==> inputs of trial 90 <==
## CORDIC
module CORDIC #(parameter integer W = 32)
(
    input wire clk,
    input wire start,
    input wire signed [31:0] x,
    input wire signed [31:0] y,
    output wire signed [W-1:0]phi,
    output wire done
);
wire sigma;
wire signed [31:0] x_shift;
wire signed [31:0] y_shift;
reg [5:0] counter;
reg signed [31:0] x_reg;
reg signed [31:0] y_reg;
reg signed [31:0] z;
wire signed [31:0] atan_table [0:27];
assign atan_table[00] = 32'h3243f6a9; 
assign atan_table[01] = 32'h1dac6705;
assign atan_table[02] = 32'h0fadbafd;
assign atan_table[03] = 32'h07f56ea7;
assign atan_table[04] = 32'h03feab77;
assign atan_table[05] = 32'h01ffd55c;
assign atan_table[06] = 32'h00fffaab;
assign atan_table[07] = 32'h007fff55;
assign atan_table[08] = 32'h003fffeb;
assign atan_table[09] = 32'h001ffffd;
assign atan_table[10] = 32'h00100000;
assign atan_table[11] = 32'h00080000;
assign atan_table[12] = 32'h00040000;
assign atan_table[13] = 32'h00020000;
assign atan_table[14] = 32'h00010000;
assign atan_table[15] = 32'h00008000;
assign atan_table[16] = 32'h00004000;
assign atan_table[17] = 32'h00002000;
assign atan_table[18] = 32'h00001000;
assign atan_table[19] = 32'h00000800;
assign atan_table[20] = 32'h00000400;
assign atan_table[21] = 32'h00000200;
assign atan_table[22] = 32'h00000100;
assign atan_table[23] = 32'h00000080;
assign atan_table[24] = 32'h00000040;
assign atan_table[25] = 32'h00000020;
assign atan_table[26] = 32'h00000010;
assign atan_table[27] = 32'h00000008;
assign sigma = y_reg[31];
assign x_shift = y_reg >>> counter; 
assign y_shift = x_reg >>> counter; 
assign phi = z[31:31-W+1];
assign done = (counter == 28);
always @(posedge clk) begin
    if(start)begin
        x_reg <= x;
        y_reg <= y;
        z <= 0;
        counter <= 0;
    end
    else begin
        if(counter == 28) begin
            x_reg <= x_reg;
            y_reg <= y_reg;
            z <= z;
            counter <= counter;
        end
        else begin
            x_reg <= sigma ? (x_reg - x_shift) : (x_reg + x_shift);
  ...
export LEC_CHECK = 0
export ABC_AREA = 1
export CAP_MARGIN = 20
export CORE_MARGIN = 2
export CORE_UTILIZATION = 66
export CTS_CLUSTER_DIAMETER = 339
export PLACE_DENSITY = 0.36
export SETUP_SLACK_MARGIN = 1.96
export SLEW_MARGIN = 20
export TNS_END_PERCENT = 10
create_clock -name core_clock -period 6.9 [get_ports {clk}]
run.sh (not shown) runs the stock make flow with config.mk's settings and CLKGATE_MAP_FILE=.
==> inputs of trial 55, as changes to trial 90 <==
Settings changed: CORE_UTILIZATION 66 to 72, CTS_CLUSTER_DIAMETER 339 to 328, CTS_CLUSTER_SIZE set to 100, PLACE_DENSITY 0.36 to unset, PLACE_DENSITY_LB_ADDON set to 0.06, SETUP_SLACK_MARGIN 1.96 to 1.08, TNS_END_PERCENT 10 to unset.
==> flow/constraint.sdc (replaced) <==
create_clock -name core_clock -period 3.72 [get_ports {clk}]
set_input_delay 0.7440 -clock core_clock [delete_from_list [all_inputs] [get_ports {clk}]]
set_output_delay 0.7440 -clock core_clock [all_outputs]
set_load 0.01 [all_outputs]
==> inputs of build 88, as changes to trial 90 <==
Settings changed: ABC_AREA 1 to unset, CTS_CLUSTER_DIAMETER 339 to 33, MAX_ROUTING_LAYER set to met4, PLACE_DENSITY 0.36 to unset, SETUP_SLACK_MARGIN 1.96 to 1.57, TNS_END_PERCENT 10 to unset.
==> flow/constraint.sdc (replaced) <==
create_clock -name core_clock -period 6.4 [get_ports {clk}]
set_input_delay 1.2800 -clock core_clock [delete_from_list [all_inputs] [get_ports {clk}]]
set_output_delay 1.2800 -clock core_clock [all_outputs]
set_load 0.01 [all_outputs]
==> inputs of build 96, as changes to trial 90 <==
Settings changed: ABC_AREA 1 to unset, CORE_UTILIZATION 66 to 23, CTS_CLUSTER_DIAMETER 339 to unset, PLACE_DENSITY 0.36 to unset, SETUP_SLACK_MARGIN 1.96 to unset, TNS_END_PERCENT 10 to unset.
==> flow/constraint.sdc (replaced) <==
create_clock -name core_clock -period 7.15 [get_ports {clk}]
set_input_delay 1.4300 -clock core_clock [delete_from_list [all_inputs] [get_ports {clk}]]
set_output_delay 1.4300 -clock core_clock [all_outputs]
set_load 0.01 [all_outputs]
==> summary of the runs <==
Trial 90 passed the timing, DRC and antenna checks. Trial 55 died in 3_5_place_dp, error DPL-0038. Build 96 ran to the end with no violations. Build 88 reached the layout checks and failed them: setup timing.
Of build 88 and trial 90, build 88 has the higher global-route usage (gap 10 points).
Non-clock buffer count: build 96 is higher than trial 90 (2).
Sequential share of layout area: build 96 > trial 90 > build 88.
The lowest critical path depth belongs to build 88, the highest to trial 90.
Clock skew: build 88 > trial 90 > build 96.
Design area, highest first: build 88, trial 90, build 96.
==> figures <==
Worst setup startpoint: trial 55 -; build 96 counter[1]; trial 90 counter[0]; build 88 counter[1]
Proportion of final cell area spent on non-clock buffers: trial 55 -; build 96 0.0871; trial 90 0.0956; build 88 0.163
Number of standard cells in the final layout excluding fillers: trial 55 -; build 96 3025; trial 90 3172; build 88 2608
Count of instances resized after the clock tree is built: trial 55 -; build 96 0; trial 90 39; build 88 172
Core utilization of the finished layout: trial 55 -; build 96 0.269; trial 90 0.785; build 88 0.870
Non-Clock Inverter Count: trial 55 -; build 96 51; trial 90 276; build 88 51
# Cells Yosys: trial 55 2755; build 96 2020; trial 90 2755; build 88 2020
Iteration-0 DRC Markers: trial 55 -; build 96 1848; trial 90 3044; build 88 4383
DRC errors left: trial 55 -; build 96 0; trial 90 0; build 88 0
Unrepaired setup endpoints after global routing: trial 55 -; build 96 no; trial 90 yes; build 88 yes
Yosys top cell area share: trial 55 0.206; build 96 0.118; trial 90 0.206; build 88 0.118
Cell with the biggest individual delay on the critical path: trial 55 -; build 96 or4b_4; trial 90 dfxtp_4; build 88 mux4_2
Status: trial 55 stopped before the end; build 96 no timing/DRC/antenna violations; trial 90 no timing/DRC/antenna violations; build 88 complete, but fails checks
Stage where the flow stopped: trial 55 3_5_place_dp; build 96 -; trial 90 -; build 88 -
Layout check failures: trial 55 -; build 96 -; trial 90 -; build 88 setup timing
Final worst slack: trial 55 -; build 96 480 ps; trial 90 1930 ps; build 88 -30.7 ps

---

==> job 4053 <==
CORDIC again, from the RTL that the note above started with.
// CORDIC
module CORDIC #(parameter integer W = 32)
(
    input wire clk,
    input wire start,
    input wire signed [31:0] x,
    input wire signed [31:0] y,
    output wire signed [W-1:0]phi,
    output wire done
);
wire sigma;
wire signed [31:0] x_shift;
wire signed [31:0] y_shift;
reg [5:0] counter;
reg signed [31:0] x_reg;
reg signed [31:0] y_reg;
reg signed [31:0] z;
wire signed [31:0] atan_table [0:27];
assign atan_table[00] = 32'h3243f6a9; 
assign atan_table[01] = 32'h1dac6705;
assign atan_table[02] = 32'h0fadbafd;
assign atan_table[03] = 32'h07f56ea7;
assign atan_table[04] = 32'h03feab77;
assign atan_table[05] = 32'h01ffd55c;
assign atan_table[06] = 32'h00fffaab;
assign atan_table[07] = 32'h007fff55;
assign atan_table[08] = 32'h003fffeb;
assign atan_table[09] = 32'h001ffffd;
assign atan_table[10] = 32'h00100000;
assign atan_table[11] = 32'h00080000;
assign atan_table[12] = 32'h00040000;
assign atan_table[13] = 32'h00020000;
  ...
Settings: LEC_CHECK=0, ABC_AREA=1, CAP_MARGIN=40, CELL_PAD_IN_SITES_DETAIL_PLACEMENT=1, CORE_ASPECT_RATIO=0.86, CORE_MARGIN=2, CORE_UTILIZATION=18, GPL_ROUTABILITY_DRIVEN=0, HOLD_SLACK_MARGIN=0.1, PLACE_DENSITY=0.62, SLEW_MARGIN=15, TNS_END_PERCENT=55; clock period 6.19 ns.
==> job 6941: changes against job 4053 <==
==> flow/config.mk (replaced) <==
export PLATFORM = sky130hd
export DESIGN_NAME = CORDIC
export DESIGN_NICKNAME = CORDIC
export VERILOG_FILES = /design/flow/design.v
export SDC_FILE = /design/flow/constraint.sdc
export NUM_CORES = 4
export LEC_CHECK = 0
export CAP_MARGIN = 20
export CORE_MARGIN = 2
export CORE_UTILIZATION = 48
export SLEW_MARGIN = 20
==> flow/constraint.sdc (replaced) <==
create_clock -name core_clock -period 6.9 [get_ports {clk}]
set_input_delay 1.3800 -clock core_clock [delete_from_list [all_inputs] [get_ports {clk}]]
set_output_delay 1.3800 -clock core_clock [all_outputs]
set_load 0.01 [all_outputs]
==> job 9856: changes against job 4053 <==
==> flow/config.mk (replaced) <==
export PLATFORM = sky130hd
export DESIGN_NAME = CORDIC
export DESIGN_NICKNAME = CORDIC
export VERILOG_FILES = /design/flow/design.v
export SDC_FILE = /design/flow/constraint.sdc
export NUM_CORES = 4
export LEC_CHECK = 0
export ABC_AREA = 1
export CAP_MARGIN = 20
export CORE_MARGIN = 2
export CORE_UTILIZATION = 68
export GPL_ROUTABILITY_DRIVEN = 1
export HOLD_SLACK_MARGIN = -0.06
export PLACE_DENSITY = 0.62
export SLEW_MARGIN = 15
==> flow/constraint.sdc (replaced) <==
create_clock -name core_clock -period 4.78 [get_ports {clk}]
set_input_delay 0.9560 -clock core_clock [delete_from_list [all_inputs] [get_ports {clk}]]
set_output_delay 0.9560 -clock core_clock [all_outputs]
set_load 0.01 [all_outputs]
==> job 7126: changes against job 4053 <==
==> flow/config.mk (replaced) <==
export PLATFORM = sky130hd
export DESIGN_NAME = CORDIC
export DESIGN_NICKNAME = CORDIC
export VERILOG_FILES = /design/flow/design.v
export SDC_FILE = /design/flow/constraint.sdc
export NUM_CORES = 4
export LEC_CHECK = 0
export CAP_MARGIN = 20
export CORE_MARGIN = 2
export CORE_UTILIZATION = 58
export SETUP_SLACK_MARGIN = -0.5
export SLEW_MARGIN = 20
==> flow/constraint.sdc (replaced) <==
create_clock -name core_clock -period 5.36 [get_ports {clk}]
set_input_delay 1.0720 -clock core_clock [delete_from_list [all_inputs] [get_ports {clk}]]
set_output_delay 1.0720 -clock core_clock [all_outputs]
set_load 0.01 [all_outputs]
==> results <==
- Sequential share of layout area: job 7126 < job 9856 < job 4053 < job 6941.
- Utilization: job 9856 is higher than job 4053 (63 points).
- Sequential cell count is the same in job 7126 and job 6941.
- In job 9856 the critical path depth is higher than in job 6941, by 7.
- The highest fmax belongs to job 9856, the lowest to job 6941.
- Job 7126 finished but failed the layout checks on setup timing. Job 4053 went through all stages and came out clean. Job 9856 ran to the end with violations: setup timing. Job 6941 ran to the end with no violations.
- The highest non-clock buffer count belongs to job 7126, the lowest to job 4053.
- Wire length: job 9856 is lower than job 7126 (about 26%).
- Via count: job 7126 > job 9856 > job 4053 > job 6941.
- Global-route usage: job 7126 > job 9856 > job 6941 > job 4053.

---

==> nickel: inputs <==
Starting RTL as in the previous note.
Design CORDIC, start of the top module:
module CORDIC #(parameter integer W = 32)
(
    input wire clk,
    input wire start,
    input wire signed [31:0] x,
    input wire signed [31:0] y,
    output wire signed [W-1:0]phi,
    output wire done
);
==> flow/config.mk <==
export PLATFORM = sky130hd
export DESIGN_NAME = CORDIC
export DESIGN_NICKNAME = CORDIC
export VERILOG_FILES = /design/flow/design.v
export SDC_FILE = /design/flow/constraint.sdc
export NUM_CORES = 4
export LEC_CHECK = 0
export ABC_AREA = 1
export CAP_MARGIN = 20
export CORE_MARGIN = 2
export CORE_UTILIZATION = 45
export CTS_CLUSTER_DIAMETER = 167
export CTS_CLUSTER_SIZE = 100
export SLEW_MARGIN = 20
export TNS_END_PERCENT = 95
==> flow/constraint.sdc <==
create_clock -name core_clock -period 7.5 [get_ports {clk}]
set_input_delay 1.5000 -clock core_clock [delete_from_list [all_inputs] [get_ports {clk}]]
set_output_delay 1.5000 -clock core_clock [all_outputs]
set_load 0.01 [all_outputs]
==> maple: changes against nickel <==
ABC_AREA = not set   (was 1)
CORE_UTILIZATION = 40   (was 45)
CTS_CLUSTER_DIAMETER = not set   (was 167)
CTS_CLUSTER_SIZE = not set   (was 100)
TNS_END_PERCENT = not set   (was 95)
==> fjord: changes against nickel <==
ABC_AREA = not set   (was 1)
CORE_MARGIN = 5   (was 2)
CORE_UTILIZATION = 63   (was 45)
CTS_CLUSTER_DIAMETER = not set   (was 167)
CTS_CLUSTER_SIZE = not set   (was 100)
MAX_ROUTING_LAYER = met4   (was not set)
MIN_ROUTING_LAYER = met2   (was not set)
TNS_END_PERCENT = not set   (was 95)
==> results <==
| quantity | nickel | maple | fjord |
|---|---|---|---|
| Source of the worst register-to-register timing path | counter[1] | counter[1] | - |
| Max-capacitance violation count | 0 | 0 | - |
| Count of fill cells added during filler insertion | 3,882 | 3,970 | - |
| Wire length on met2 | 25,630 um | 28,980 um | - |
| Sequential Area | 2688 um2 | 2695 um2 | - |
| Cell type with the highest aggregate area in the netlist | sky130_fd_sc_hd__nand2_1 | sky130_fd_sc_hd__edfxtp_1 | sky130_fd_sc_hd__edfxtp_1 |
| Pre-CTS setup slack | 1.680 ns | 0.02072 ns | 0.4768 ns |
| Hold Crit Class | reg2reg | reg2reg | - |
| Chip area | 37,430 um2 | 42,290 um2 | 29,130 um2 |
| Share of the clock period used by the worst path | 78.39% | 92.94% | - |
| Number of DRC violations after detailed-routing iteration 0 | 1,845 | 1,536 | - |
| Yosys cell count | 2,755 | 2,020 | 2,020 |
| Aggregate negative setup slack | 0 ns | 0 ns | - |
| Vias post-DR | 18,280 | 16,810 | - |
| Status | complete, no violations | complete, no violations | aborted with a tool error |
| Last stage reached | - | - | global routing (5_1_grt) |
| WL final | 57,080 um | 63,860 um | - |
| Netlist area before placement | 16,150 um2 | 16,260 um2 | 16,260 um2 |
| Tally of OpenROAD warnings | 29 | 29 | - |
| Final Max-Slew Violation Tally | 0 | 0 | - |
| Detailed-router iteration count before antenna repair | 8 | 5 | - |
| Reg2Reg Depth | 35 | 23 | - |
| Clock-cell share | 1.626% | 1.535% | - |

---

==> juniper <==
Starting RTL as in the previous note.
Design CORDIC, start of the top module:
module CORDIC #(parameter integer W = 32)
(
    input wire clk,
    input wire start,
    input wire signed [31:0] x,
    input wire signed [31:0] y,
    output wire signed [W-1:0]phi,
    output wire done
);
wire sigma;
wire signed [31:0] x_shift;
wire signed [31:0] y_shift;
reg [5:0] counter;
reg signed [31:0] x_reg;
reg signed [31:0] y_reg;
reg signed [31:0] z;
wire signed [31:0] atan_table [0:27];
assign atan_table[00] = 32'h3243f6a9; 
assign atan_table[01] = 32'h1dac6705;
assign atan_table[02] = 32'h0fadbafd;
assign atan_table[03] = 32'h07f56ea7;
assign atan_table[04] = 32'h03feab77;
assign atan_table[05] = 32'h01ffd55c;
assign atan_table[06] = 32'h00fffaab;
assign atan_table[07] = 32'h007fff55;
assign atan_table[08] = 32'h003fffeb;
assign atan_table[09] = 32'h001ffffd;
assign atan_table[10] = 32'h00100000;
assign atan_table[11] = 32'h00080000;
assign atan_table[12] = 32'h00040000;
assign atan_table[13] = 32'h00020000;
assign atan_table[14] = 32'h00010000;
assign atan_table[15] = 32'h00008000;
assign atan_table[16] = 32'h00004000;
assign atan_table[17] = 32'h00002000;
assign atan_table[18] = 32'h00001000;
assign atan_table[19] = 32'h00000800;
assign atan_table[20] = 32'h00000400;
assign atan_table[21] = 32'h00000200;
  ...
clock: 6.4 ns
lec_check: 0
cap_margin: 20
core_margin: 2
core_utilization: 70
cts_cluster_diameter: 33
cts_cluster_size: 35
max_routing_layer: met4
place_density: 0.65
setup_slack_margin: 1.57
slew_margin: 20
==> delta: changes against juniper <==
==> flow/config.mk (replaced) <==
export PLATFORM = sky130hd
export DESIGN_NAME = CORDIC
export DESIGN_NICKNAME = CORDIC
export VERILOG_FILES = /design/flow/design.v
export SDC_FILE = /design/flow/constraint.sdc
export NUM_CORES = 4
export LEC_CHECK = 0
export CAP_MARGIN = 20
export CORE_MARGIN = 2
export CORE_UTILIZATION = 56
export CTS_CLUSTER_DIAMETER = 167
export CTS_CLUSTER_SIZE = 100
export SLEW_MARGIN = 20
export TNS_END_PERCENT = 10
==> flow/constraint.sdc (replaced) <==
create_clock -name core_clock -period 7.5 [get_ports {clk}]
set_input_delay 1.5000 -clock core_clock [delete_from_list [all_inputs] [get_ports {clk}]]
set_output_delay 1.5000 -clock core_clock [all_outputs]
set_load 0.01 [all_outputs]
==> flow_summary.yaml <==
# yosys + openroad results
placed_design:
  dp_cells: 2379
  place_ws_ps: 25.9
  gp_congestion: 1.30
run_status:
  status: "aborted with a tool error"
  error: "[ERROR GRT-0232] Routing congestion too high. Check the congestion heatmap in the GUI."
  stop_stage: "global routing"
die:
  rows: 55
  fp-utilization_pct: 71.6
grt:
  grt.overflow.total: 420
  met2_usage_pct: 101
That was juniper.
==> flow_summary.yaml <==
# physical design summary
run_status:
  status: "finished clean"
placed_design:
  gp_congestion: 1.08
  place_ws_ps: 392
  dp_cells: 2440
drt:
  wl_um: 60400
grt:
  met2_usage_pct: 61.2
  grt.overflow.total: 0
worst_setup_path:
  cp_top_family: "AND-OR/OR-AND gates"
die:
  rows: 62
That was delta.
